== job 101 ==
## alu_top
module alu_top (
    input             clk,
    input      [15:0] a,
    input      [15:0] b,
    input      [2:0]  opcode,
    input             mode,
    output reg [15:0] result,
    output reg        za,
    output reg        zb,
    output reg        eq,
    output reg        gt,
    output reg        lt
);
    reg [15:0] a_q, b_q;
    reg [2:0]  opcode_q;
    reg        mode_q;
    wire [15:0] alu_out;
    wire        za_w, zb_w, eq_w, gt_w, lt_w;
    ALU u_alu (.a(a_q), .b(b_q), .opcode(opcode_q), .mode(mode_q),
               .outALU(alu_out), .za(za_w), .zb(zb_w), .eq(eq_w), .gt(gt_w), .lt(lt_w));
    always @(posedge clk) begin
        a_q      <= a;
        b_q      <= b;
        opcode_q <= opcode;
        mode_q   <= mode;
        result   <= alu_out;
        za       <= za_w;
        zb       <= zb_w;
        eq       <= eq_w;
        gt       <= gt_w;
        lt       <= lt_w;
    end
endmodule
Size in the first run: roughly 2300 cells after synthesis, roughly 58 I/O pins, roughly 16000 sq um of cells after synthesis.
clock: 19.9 ns
lec_check: 0
abc_area: 1
cap_margin: 20
core_margin: 2
core_utilization: 69
cts_cluster_diameter: 241
cts_cluster_size: 98
place_density: 0.37
slew_margin: 20
tns_end_percent: 10
run.sh (not shown) runs the stock make flow with config.mk's settings and CLKGATE_MAP_FILE=.
Job 101: it failed during clock tree synthesis, and the tool reported DPL-0033.
Modified inputs, job 102 compared to job 101
- a change of CORE_UTILIZATION from 69 to 40
- a deleted TNS_END_PERCENT that had been 10
- a deleted CTS_CLUSTER_DIAMETER that had been 241
- a deleted ABC_AREA that had been 1
- a deleted CTS_CLUSTER_SIZE that had been 98
- a deleted PLACE_DENSITY that had been 0.37
- a change of the clock period (ns, I/O delays scaled along) from 19.9 to 37.1
## What came out
Job 102 closes out successfully: all stages finished, all timing, DRC and antenna checks passed.
Job 102 ends up with a setup slack after placement that is 12850 ps higher than in job 101.
Where placeable core region is concerned, job 101 is better than job 102.
Job 102 against job 101: pre-placement core utilization decreased by 29 points relative to the old numbers; global placer's final weighted congestion decreased by 0.11 relative to the old numbers; post-synthesis share of cell area spent on and-or and or-and gates increased by 6.4 points relative to the old numbers; netlist area before placement increased by 3.7% relative to the old numbers.
The lower post-synthesis chip area from yosys came out of job 101.
Job 101 → job 102: average size of a mapped cell picked up an extra 9.9%; number of instances in the synthesized netlist down 129; die area rose 77%; die span in x increased by 51 microns relative to the old numbers.
The following lists how job 103 was set up differently from job 102:
- setting CELL_PAD_IN_SITES_GLOBAL_PLACEMENT to 1 for the first time
- setting GPL_TIMING_DRIVEN to 0 for the first time
- changing SLEW_MARGIN from 20 to 25
- changing the clock period (ns, I/O delays scaled along) from 37.1 to 45.0
Notes after the runs:
Job 103 ends up with a largest net degree at the start of global routing that is 27 lower than in job 102.
Job 103 against job 102: register share of total power decreased 0.4 points, non-clock buffer count increased 71, total wire length after detailed routing increased 4600 microns.
Number of well-tap cells placed: job 102 vs job 103 identical
Compared with job 102, in job 103 utilization went up by 0.66 points, aggregate global-route resource usage went up by 2.4 points, ratio of final minimum period to clock period went down by 1.7 points, signed area change from the synthesized netlist to the final layout went up by 1.6 points.
> inputs changed (job 103 -> job 104)
- HOLD_SLACK_MARGIN newly set to 0.28
- CORE_ASPECT_RATIO newly set to 0.5
- TNS_END_PERCENT newly set to 15
- CORE_UTILIZATION changed from 40 to 59
- ABC_AREA newly set to 1
- CELL_PAD_IN_SITES_GLOBAL_PLACEMENT removed (was 1)
- GPL_TIMING_DRIVEN removed (was 0)
- SLEW_MARGIN changed from 25 to 20
- CTS_CLUSTER_SIZE newly set to 98
- CTS_CLUSTER_DIAMETER newly set to 281
- PLACE_DENSITY newly set to 0.35
- SETUP_SLACK_MARGIN newly set to 0.44
Results
Pre-CTS worst setup slack: job 104 vs job 103 up 2860 ps. Diff job 103 -> job 104 | via count | decrease of 10%. Compared to job 103, job 104 has wire length per cell about 27% lower.
#### Input delta (job 105 over job 104)
- removing PLACE_DENSITY (formerly 0.35)
- removing CORE_ASPECT_RATIO (formerly 0.5)
- removing CTS_CLUSTER_DIAMETER (formerly 281)
- removing ABC_AREA (formerly 1)
- removing CTS_CLUSTER_SIZE (formerly 98)
- removing SETUP_SLACK_MARGIN (formerly 0.44)
- removing HOLD_SLACK_MARGIN (formerly 0.28)
- changing CORE_UTILIZATION from 59 to 40
- removing TNS_END_PERCENT (formerly 15)
Results
In summary, job 105 completed successfully, with a layout that passed the timing, design-rule and antenna checks.
Taking job 104 as the reference point, the fraction of power consumed by combinational cells of job 105 rises by 3.7 points.
| combinational cell area excluding buffers and inverters | job 105 vs job 104 | 11% higher |
Measured against each other, job 105 and job 104 differ in number of library cell types mapped by synthesis, the higher figure coming from job 105.
Looking only at number of clock buffers in the layout, and setting everything else aside, the lower value of job 105 and job 104 goes to job 105.
Final cell area: job 105 above job 104
Job 104 has lower AND-OR/OR-AND share of the synthesized area than job 105.
In job 105, area fraction in full adders, half adders and majority gates is lower than in job 104.
Job 105 vs job 104 — maximum number of pins on one net before global-route repair dropped by more than 10%
Slowest library cell on the worst path: o31ai_1 -> job 105, dfxtp_1 -> job 104
Routed length on met2: lower on job 104
Any difference in share of final layout cell area taken by clock buffers and inverters between job 105 and job 104 is small enough to ignore.
Power and IR drop assume default switching activity.
